==> inputs of build 74 <==
==> flow/design.v <==
module fifo #(
    parameter DEPTH = 32,          
    parameter DATA_WIDTH = 8,      
    parameter PTR_SIZE = 5
) (
    input  wire                   clk,
    input  wire                   rst,
    input  wire                   wr_en,
    input  wire                   re_en,
    input  wire [DATA_WIDTH-1:0]  data_in,
    output wire [DATA_WIDTH-1:0]  data_out,
    output wire                   empty,
    output wire                   full
);
    reg [DATA_WIDTH-1:0] memory [0:DEPTH-1];
    reg [PTR_SIZE-1:0] wr_ptr;
    reg [PTR_SIZE-1:0] rd_ptr;
    reg empty_reg;
    reg full_reg;
    integer i;
    wire wr_fire = wr_en && !full_reg;
    wire rd_fire = re_en && !empty_reg;
    wire [PTR_SIZE-1:0] used = wr_ptr - rd_ptr;
    always @ (posedge clk or posedge rst) begin
        if (rst)
            wr_ptr <= 0;
        else if (wr_fire)
            wr_ptr <= wr_ptr + 1;
    end
    always @ (posedge clk or posedge rst) begin
        if (rst)
            empty_reg <= 1;
        else if (wr_fire && !rd_fire)
            empty_reg <= 0;
        else if (rd_fire && !wr_fire && (used == 1))
            empty_reg <= 1;
    end
    always @ (posedge clk or posedge rst) begin
        if (rst)
            full_reg <= 0;
        else if (wr_fire && !rd_fire && (used == DEPTH - 1))
            full_reg <= 1;
        else if (rd_fire && !wr_fire)
            full_reg <= 0;
    end
    always @ (posedge clk or posedge rst) begin
        if (rst)
            rd_ptr <= 0;
        else if (rd_fire)
            rd_ptr <= rd_ptr + 1;
    end
    always @ (posedge clk or posedge rst) begin
        if (rst) begin
            for (i = 0; i < DEPTH; i = i + 1)
                memory[i] <= {DATA_WIDTH{1'b0}};
        end else if (wr_fire)
            memory[wr_ptr[$clog2(DEPTH)-1:0]] <= data_in;
    end
    assign data_out = (empty_reg) ? {DATA_WIDTH{1'bx}} : memory[rd_ptr[$clog2(DEPTH)-1:0]];
    assign empty = empty_reg;
    assign full  = full_reg;
endmodule
module multiplier #(
    parameter DATA_WIDTH    = 8,                   
    parameter PRODUCT_WIDTH = DATA_WIDTH * 2
) (
    input  wire [DATA_WIDTH-1:0] in1,         
    input  wire [DATA_WIDTH-1:0] in2,          
    output wire [PRODUCT_WIDTH-1:0] product 
);
    assign product = in1 * in2;
endmodule
module adder #(
    parameter DATA_WIDTH = 8,              
    parameter SUM_WIDTH  = DATA_WIDTH + 1   
)(
    input  wire [DATA_WIDTH-1:0] in1,        
    input  wire [DATA_WIDTH-1:0] in2,        
    output wire [SUM_WIDTH-1:0] sum          
);
    assign sum = in1 + in2;
endmodule
module component (
    input  wire         clk,
    input  wire         rst,
    input  wire [31:0]  fifo1_data_in,
    input  wire [31:0]  fifo2_data_in,
    input  wire [31:0]  fifo3_data_in,
    input  wire         fifo1_write_en,
    input  wire         fifo2_write_en,
    input  wire         fifo3_write_en,
    input  wire         fifo1_read_en,
    input  wire         fifo2_read_en,
    input  wire         fifo3_read_en,
    output wire [31:0]  result_out,
    output wire         fifo1_empty,
    output wire         fifo2_empty,
    output wire         fifo3_empty,
    output wire         fifo1_full,
    output wire         fifo2_full,
    output wire         fifo3_full
);
    wire [31:0] fifo1_data_out;
    wire [31:0] fifo2_data_out;
    wire [31:0] fifo3_data_out;
    wire [31:0] mult_result;
    fifo #(
        .DEPTH(16),
        .DATA_WIDTH(32),
        .PTR_SIZE(5)
    ) fifo1_inst (
        .clk(clk),
        .rst(rst),
        .wr_en(fifo1_write_en),
        .re_en(fifo1_read_en),
        .data_in(fifo1_data_in),
        .data_out(fifo1_data_out),
        .empty(fifo1_empty),
        .full(fifo1_full)
    );
    fifo #(
        .DEPTH(16),
        .DATA_WIDTH(32),
        .PTR_SIZE(5)
    ) fifo2_inst (
        .clk(clk),
        .rst(rst),
        .wr_en(fifo2_write_en),
        .re_en(fifo2_read_en),
        .data_in(fifo2_data_in),
        .data_out(fifo2_data_out),
        .empty(fifo2_empty),
        .full(fifo2_full)
    );
    fifo #(
        .DEPTH(16),
        .DATA_WIDTH(32),
        .PTR_SIZE(5)
    ) fifo3_inst (
        .clk(clk),
        .rst(rst),
        .wr_en(fifo3_write_en),
        .re_en(fifo3_read_en),
        .data_in(fifo3_data_in),
        .data_out(fifo3_data_out),
        .empty(fifo3_empty),
        .full(fifo3_full)
    );
    multiplier #(
        .DATA_WIDTH(32),
        .PRODUCT_WIDTH(32)
    ) mult_inst (
        .in1(fifo1_data_out),
        .in2(fifo2_data_out),
        .product(mult_result)
    );
    adder #(
        .DATA_WIDTH(32),
        .SUM_WIDTH(32)
    ) adder_inst (
        .in1(mult_result),
        .in2(fifo3_data_out),
        .sum(result_out)
    );
endmodule
==> flow/run.sh <==
#!/bin/bash
# the make line also repeats each setting of config.mk as NAME=value (left out here)
make -C /OpenROAD-flow-scripts/flow DESIGN_CONFIG=/design/flow/config.mk WORK_HOME=/design/flow/orfs CLKGATE_MAP_FILE= finish
==> flow/config.mk <==
export PLATFORM = sky130hd
export DESIGN_NAME = component
export DESIGN_NICKNAME = component
export VERILOG_FILES = /design/flow/design.v
export SDC_FILE = /design/flow/constraint.sdc
export NUM_CORES = 4
export LEC_CHECK = 0
export ABC_AREA = 0
export CAP_MARGIN = 20
export CORE_MARGIN = 10
export CORE_UTILIZATION = 57
export CTS_CLUSTER_DIAMETER = 389
export MAX_ROUTING_LAYER = met4
export PLACE_DENSITY_LB_ADDON = 0.22
export SETUP_SLACK_MARGIN = 0.75
export SLEW_MARGIN = 20
==> flow/constraint.sdc <==
create_clock -name core_clock -period 11.8 [get_ports {clk}]
set_input_delay 2.3600 -clock core_clock [delete_from_list [all_inputs] [get_ports {clk}]]
set_output_delay 2.3600 -clock core_clock [all_outputs]
set_load 0.01 [all_outputs]
==> trial 30: changes against build 74 <==
ABC_AREA = 1   (was 0)
CAP_MARGIN = 10   (was 20)
CELL_PAD_IN_SITES_DETAIL_PLACEMENT = 0   (was default)
CORE_MARGIN = 4   (was 10)
CORE_UTILIZATION = 72   (was 57)
CTS_CLUSTER_DIAMETER = 371   (was 389)
CTS_CLUSTER_SIZE = 17   (was default)
GPL_ROUTABILITY_DRIVEN = 1   (was default)
MIN_ROUTING_LAYER = met1   (was default)
PLACE_DENSITY_LB_ADDON = 0.02   (was 0.22)
SETUP_SLACK_MARGIN = -1.05   (was 0.75)
SLEW_MARGIN = 30   (was 20)
==> flow/constraint.sdc (replaced) <==
create_clock -name core_clock -period 15.0 [get_ports {clk}]
set_input_delay 3.0000 -clock core_clock [delete_from_list [all_inputs] [get_ports {clk}]]
set_output_delay 3.0000 -clock core_clock [all_outputs]
set_load 0.01 [all_outputs]
==> build 58: changes against build 74 <==
ABC_AREA = default   (was 0)
CAP_MARGIN = 5   (was 20)
CORE_ASPECT_RATIO = 0.6   (was default)
CORE_MARGIN = 2   (was 10)
CORE_UTILIZATION = 40   (was 57)
CTS_CLUSTER_DIAMETER = default   (was 389)
CTS_CLUSTER_SIZE = 63   (was default)
GPL_TIMING_DRIVEN = 0   (was default)
MIN_ROUTING_LAYER = met2   (was default)
PLACE_DENSITY_LB_ADDON = 0.02   (was 0.22)
SETUP_SLACK_MARGIN = default   (was 0.75)
TNS_END_PERCENT = 5   (was default)
==> flow/constraint.sdc (replaced) <==
create_clock -name core_clock -period 11.5 [get_ports {clk}]
set_input_delay 2.3000 -clock core_clock [delete_from_list [all_inputs] [get_ports {clk}]]
set_output_delay 2.3000 -clock core_clock [all_outputs]
set_load 0.01 [all_outputs]
==> summary of the runs <==
- Die size: trial 30 is smaller than build 74 (about 25%).
- Trial 30 finished with negative setup slack left. Build 74 produced a layout that fails on negative setup slack. Build 58 aborted during global routing, error GRT-0116.
- Of build 74 and trial 30, trial 30 has the higher hold slack (gap 3.6 ps).
- Of trial 30 and build 74, build 74 has the higher count of clock-buffer cells in the layout (gap 107).
- Of trial 30 and build 74, trial 30 has the higher sequential share of layout area (gap 4.1 points).
==> figures <==
                                                                    build 58                          build 74                              trial 30
Outcome                                            aborted with a tool error                   failed layout checks                  failed layout checks
Stage where the flow stopped                                  global routing                                 -                                     -
Layout check failures                                                      -              negative setup slack                  negative setup slack
Slowest library cell on the worst path                                     -             sky130_fd_sc_hd__fa_1             sky130_fd_sc_hd__clkinv_1
Stage-log warning count                                                    -                                72                                    73
Number of buffers created by CTS                                         168                               163                                   102
Fa+ha+maj area frac                                                    0.125                             0.125                                 0.125
Unique cell type count in the Yosys netlist                               96                                96                                    58
Min-Delay Startpoint                                                       -  fifo1_inst.wr_ptr[4]$_DFFE_PP0P_  fifo3_inst.memory[0][16]$_DFFE_PP0P_
Critical path type                                                         -                           reg2out                               reg2out
Area share of and-or/or-and cells after synthesis                     0.0843                            0.0843                                 0.121
Category of the worst setup path launch point                              -                              flop                                  flop
Horizontal die size                                                   605 um                            410 um                                355 um
Register Area                                                              -                         39400 um2                             39300 um2
